Design spi_host, start of the top module:
module spi_host #
	(
		parameter C_S_AXIS_TDATA_WIDTH = 32,
		parameter integer C_S_AXI_DATA_WIDTH	= 32,
		parameter integer C_S_AXI_ADDR_WIDTH	= 8,
		parameter integer SPI_CS_WIDTH	= 16
	) (
	input spi_clk_i,
	output spi_clk_o,
	output spi_clk_t,
	input spi_mosi_i,
	output spi_mosi_o,
	output spi_mosi_t,
	input spi_miso_i,
	output spi_miso_o,
	output spi_miso_t,
	input [SPI_CS_WIDTH - 1:0]spi_cs_i,
	output [SPI_CS_WIDTH - 1:0]spi_cs_o,
	output [SPI_CS_WIDTH - 1:0]spi_cs_t,
	input  s_axi_aclk,
	input  s_axi_aresetn,
	input [C_S_AXI_ADDR_WIDTH-1 : 0] s_axi_awaddr,
	input  s_axi_awvalid,
	output  s_axi_awready,
	input [C_S_AXI_DATA_WIDTH-1 : 0] s_axi_wdata,
	input  s_axi_wvalid,
	output  s_axi_wready,
	output [1 : 0] s_axi_bresp,
	output  s_axi_bvalid,
	input  s_axi_bready,
	input [C_S_AXI_ADDR_WIDTH-1 : 0] s_axi_araddr,
	input  s_axi_arvalid,
	output  s_axi_arready,
	output [C_S_AXI_DATA_WIDTH-1 : 0] s_axi_rdata,
	output [1 : 0] s_axi_rresp,
	output  s_axi_rvalid,
	input  s_axi_rready,
	output  s_axis_tready,
	input [C_S_AXIS_TDATA_WIDTH-1 : 0] s_axis_tdata,
	input  s_axis_tlast,
	input  s_axis_tvalid,
	input  m_axis_tready,
	output [C_S_AXIS_TDATA_WIDTH-1 : 0] m_axis_tdata,
	output  m_axis_tlast,
	output  m_axis_tvalid
);
Size in the first run: about 1,500 cells after synthesis, ~250 flip-flops, roughly 220 I/O pins, ~14,000 um^2 of cells after synthesis.
==> flow/config.mk <==
export PLATFORM = sky130hd
export DESIGN_NAME = spi_host
export DESIGN_NICKNAME = spi_host
export VERILOG_FILES = /design/flow/design.v
export SDC_FILE = /design/flow/constraint.sdc
export NUM_CORES = 4
export LEC_CHECK = 0
export CAP_MARGIN = 0
export CORE_MARGIN = 2
export CORE_UTILIZATION = 72
export CTS_CLUSTER_DIAMETER = 47
export CTS_CLUSTER_SIZE = 27
export GPL_ROUTABILITY_DRIVEN = 1
export MAX_ROUTING_LAYER = met4
export PLACE_DENSITY = 0.66
export SETUP_SLACK_MARGIN = 0.6
export SLEW_MARGIN = 20
==> flow/constraint.sdc <==
create_clock -name core_clock -period 4.3 [get_ports {s_axi_aclk}]
set_input_delay 0.8600 -clock core_clock [delete_from_list [all_inputs] [get_ports {s_axi_aclk}]]
set_output_delay 0.8600 -clock core_clock [all_outputs]
set_load 0.01 [all_outputs]
run.sh (not shown) runs the stock make flow with config.mk's settings and CLKGATE_MAP_FILE=.
The baseline ran to the end with no violations.
Next try:
- CAP_MARGIN: 0 -> 20
- CORE_UTILIZATION: 72 -> 40
- CTS_CLUSTER_DIAMETER: 47 -> default
- CTS_CLUSTER_SIZE: 27 -> default
- GPL_ROUTABILITY_DRIVEN: 1 -> default
- MAX_ROUTING_LAYER: met4 -> default
- PLACE_DENSITY: 0.66 -> 0.6
- SETUP_SLACK_MARGIN: 0.6 -> default
- clock period: 4.3 -> 10.0 ns (I/O delays scaled with it)
The changed run completed without violations.
Non-clock buffer count drops by 50.
Final cell count grows by 8.5%.
Synthesized cell count is unchanged.
Global-route usage is lower by 30 points.
Register-to-register slack improves by 5400 ps.
Sequential share of layout area climbs by 0.60 points.
Die size increases by 77%.
Synthesized area is unchanged.
Routed wire length went down by 28%.
Setup slack gains 2100 ps.
Flip-flop count is unchanged.
Next try:
- CORE_UTILIZATION: 40 -> 72
- CTS_CLUSTER_DIAMETER: default -> 40
- CTS_CLUSTER_SIZE: default -> 38
- HOLD_SLACK_MARGIN: default -> -0.1
- clock period: 10.0 -> 9.04 ns (I/O delays scaled with it)
Outcome: The new run completed with no timing, DRC or antenna violations. Design area falls slightly. Clock power rises by about a fifth. Die area falls by well over a third. Cell count falls by roughly a tenth. Register-to-register slack degrades by 1200 ps. Clock skew stays flat. Total power rises by about a fifth.
Power and IR drop assume default switching activity.
